// fft_4pt
module fft_4pt #(
    parameter DATA_WIDTH = 16
) (
    input clk,
    input rst_n,
    input data_valid_in,
    input  signed [DATA_WIDTH-1:0] x0_r,
    input  signed [DATA_WIDTH-1:0] x0_i,
    input  signed [DATA_WIDTH-1:0] x1_r,
    input  signed [DATA_WIDTH-1:0] x1_i,
    input  signed [DATA_WIDTH-1:0] x2_r,
    input  signed [DATA_WIDTH-1:0] x2_i,
    input  signed [DATA_WIDTH-1:0] x3_r,
    input  signed [DATA_WIDTH-1:0] x3_i,
    output data_valid_out,
    output signed [DATA_WIDTH+1:0] X0_r,
    output signed [DATA_WIDTH+1:0] X0_i,
    output signed [DATA_WIDTH+1:0] X1_r,
    output signed [DATA_WIDTH+1:0] X1_i,
    output signed [DATA_WIDTH+1:0] X2_r,
    output signed [DATA_WIDTH+1:0] X2_i,
    output signed [DATA_WIDTH+1:0] X3_r,
    output signed [DATA_WIDTH+1:0] X3_i
);
clock: 3.0 ns
lec_check: 0
cap_margin: 20
cell_pad_in_sites_global_placement: 2
core_margin: 10
core_utilization: 42
cts_cluster_size: 38
gpl_timing_driven: 0
hold_slack_margin: 0.21
max_routing_layer: met4
setup_slack_margin: 0.22
slew_margin: 30
tns_end_percent: 45
run.sh (not shown) runs the stock make flow with config.mk's settings and CLKGATE_MAP_FILE=.
Edit:
- ABC_AREA: not set -> 1
- CAP_MARGIN: 20 -> 15
- CELL_PAD_IN_SITES_DETAIL_PLACEMENT: not set -> 2
- CELL_PAD_IN_SITES_GLOBAL_PLACEMENT: 2 -> 1
- CORE_MARGIN: 10 -> 2
- GPL_TIMING_DRIVEN: 0 -> 1
- PLACE_DENSITY_LB_ADDON: not set -> 0.01
- SLEW_MARGIN: 30 -> 15
Routed wire length went up by about 75%.
Final cell count climbs by about 25%.
Final area climbs by 5.6%.
Global-route usage is higher by 17 points.

========
v22:
The RTL this note starts from:
==> flow/design.v <==
module fft_4pt #(
    parameter DATA_WIDTH = 16
) (
    input clk,
    input rst_n,
    input data_valid_in,
    input  signed [DATA_WIDTH-1:0] x0_r,
    input  signed [DATA_WIDTH-1:0] x0_i,
    input  signed [DATA_WIDTH-1:0] x1_r,
    input  signed [DATA_WIDTH-1:0] x1_i,
    input  signed [DATA_WIDTH-1:0] x2_r,
    input  signed [DATA_WIDTH-1:0] x2_i,
    input  signed [DATA_WIDTH-1:0] x3_r,
    input  signed [DATA_WIDTH-1:0] x3_i,
    output data_valid_out,
    output signed [DATA_WIDTH+1:0] X0_r,
    output signed [DATA_WIDTH+1:0] X0_i,
    output signed [DATA_WIDTH+1:0] X1_r,
    output signed [DATA_WIDTH+1:0] X1_i,
    output signed [DATA_WIDTH+1:0] X2_r,
    output signed [DATA_WIDTH+1:0] X2_i,
    output signed [DATA_WIDTH+1:0] X3_r,
    output signed [DATA_WIDTH+1:0] X3_i
);
    localparam S1_WIDTH = DATA_WIDTH + 1;
    localparam S2_WIDTH = DATA_WIDTH + 2;
    reg signed [DATA_WIDTH-1:0] x0_r_reg, x0_i_reg;
    reg signed [DATA_WIDTH-1:0] x2_r_reg, x2_i_reg;
    reg signed [DATA_WIDTH-1:0] x1_r_reg, x1_i_reg;
    reg signed [DATA_WIDTH-1:0] x3_r_reg, x3_i_reg;
    reg valid_s0;
    always @(posedge clk or negedge rst_n) begin
        if (!rst_n) begin
            x0_r_reg <= 0; x0_i_reg <= 0;
            x2_r_reg <= 0; x2_i_reg <= 0;
            x1_r_reg <= 0; x1_i_reg <= 0;
            x3_r_reg <= 0; x3_i_reg <= 0;
            valid_s0 <= 1'b0;
        end else begin
            x0_r_reg <= x0_r; x0_i_reg <= x0_i;
            x2_r_reg <= x2_r; x2_i_reg <= x2_i;
            x1_r_reg <= x1_r; x1_i_reg <= x1_i;
            x3_r_reg <= x3_r; x3_i_reg <= x3_i;
            valid_s0 <= data_valid_in;
        end
    end
    wire signed [S1_WIDTH-1:0] A_r, A_i, B_r, B_i;
    wire signed [S1_WIDTH-1:0] C_r, C_i, D_r, D_i;
    assign A_r = x0_r_reg + x2_r_reg;
    assign A_i = x0_i_reg + x2_i_reg;
    assign B_r = x0_r_reg - x2_r_reg;
    assign B_i = x0_i_reg - x2_i_reg;
    assign C_r = x1_r_reg + x3_r_reg;
    assign C_i = x1_i_reg + x3_i_reg;
    assign D_r = x1_r_reg - x3_r_reg;
    assign D_i = x1_i_reg - x3_i_reg;
    reg signed [S1_WIDTH-1:0] A_r_reg, A_i_reg, B_r_reg, B_i_reg;
    reg signed [S1_WIDTH-1:0] C_r_reg, C_i_reg, D_r_reg, D_i_reg;
    reg valid_s1;
    always @(posedge clk or negedge rst_n) begin
        if (!rst_n) begin
            A_r_reg <= 0; A_i_reg <= 0;
            B_r_reg <= 0; B_i_reg <= 0;
            C_r_reg <= 0; C_i_reg <= 0;
            D_r_reg <= 0; D_i_reg <= 0;
            valid_s1 <= 1'b0;
        end else begin
            A_r_reg <= A_r; A_i_reg <= A_i;
            B_r_reg <= B_r; B_i_reg <= B_i;
            C_r_reg <= C_r; C_i_reg <= C_i;
            D_r_reg <= D_r; D_i_reg <= D_i;
            valid_s1 <= valid_s0;
        end
    end
    wire signed [S2_WIDTH-1:0] X0_r_w, X0_i_w;
    wire signed [S2_WIDTH-1:0] X1_r_w, X1_i_w;
    wire signed [S2_WIDTH-1:0] X2_r_w, X2_i_w;
    wire signed [S2_WIDTH-1:0] X3_r_w, X3_i_w;
    assign X0_r_w = A_r_reg + C_r_reg;
    assign X0_i_w = A_i_reg + C_i_reg;
    assign X1_r_w = B_r_reg + D_i_reg;
    assign X1_i_w = B_i_reg - D_r_reg;
    assign X2_r_w = A_r_reg - C_r_reg;
    assign X2_i_w = A_i_reg - C_i_reg;
    assign X3_r_w = B_r_reg - D_i_reg;
    assign X3_i_w = B_i_reg + D_r_reg;
    reg signed [S2_WIDTH-1:0] X0_r_reg, X0_i_reg;
    reg signed [S2_WIDTH-1:0] X1_r_reg, X1_i_reg;
    reg signed [S2_WIDTH-1:0] X2_r_reg, X2_i_reg;
    reg signed [S2_WIDTH-1:0] X3_r_reg, X3_i_reg;
    reg valid_s2;
    always @(posedge clk or negedge rst_n) begin
        if (!rst_n) begin
            X0_r_reg <= 0; X0_i_reg <= 0;
            X1_r_reg <= 0; X1_i_reg <= 0;
            X2_r_reg <= 0; X2_i_reg <= 0;
            X3_r_reg <= 0; X3_i_reg <= 0;
            valid_s2 <= 1'b0;
        end else begin
            X0_r_reg <= X0_r_w; X0_i_reg <= X0_i_w;
            X1_r_reg <= X1_r_w; X1_i_reg <= X1_i_w;
            X2_r_reg <= X2_r_w; X2_i_reg <= X2_i_w;
            X3_r_reg <= X3_r_w; X3_i_reg <= X3_i_w;
            valid_s2 <= valid_s1;
        end
    end
    assign X0_r = X0_r_reg;
    assign X0_i = X0_i_reg;
    assign X1_r = X1_r_reg;
    assign X1_i = X1_i_reg;
    assign X2_r = X2_r_reg;
    assign X2_i = X2_i_reg;
    assign X3_r = X3_r_reg;
    assign X3_i = X3_i_reg;
    assign data_valid_out = valid_s2;
endmodule
clock: 2.31 ns
lec_check: 0
abc_area: 1
cap_margin: 20
cell_pad_in_sites_detail_placement: 0
core_margin: 2
core_utilization: 66
gpl_timing_driven: 1
max_routing_layer: met4
min_routing_layer: met1
slew_margin: 20
Relative to v22, the following input files were edited for v30:
Settings: SETUP_SLACK_MARGIN newly set to 0.43; CORE_UTILIZATION changed from 66 to 67; ABC_AREA changed from 1 to 0; CTS_CLUSTER_SIZE newly set to 14; the clock period (ns, I/O delays scaled along) changed from 2.31 to 2.33.
Notes after the runs:
Compared to v22, v30 has number of buffers added by the clock tree synthesis step 1 lower. Among v22 and v30, a clean, completed layout was produced by v22 alone. Row worst setup timing slack at the placement stage: v30 lower / v22 higher. v22 fits on a die that is larger than the die of v30. v30 improves on v22 in post-synthesis instance area. The synthesis area per yosys number comes out lower for v30 vs v22.
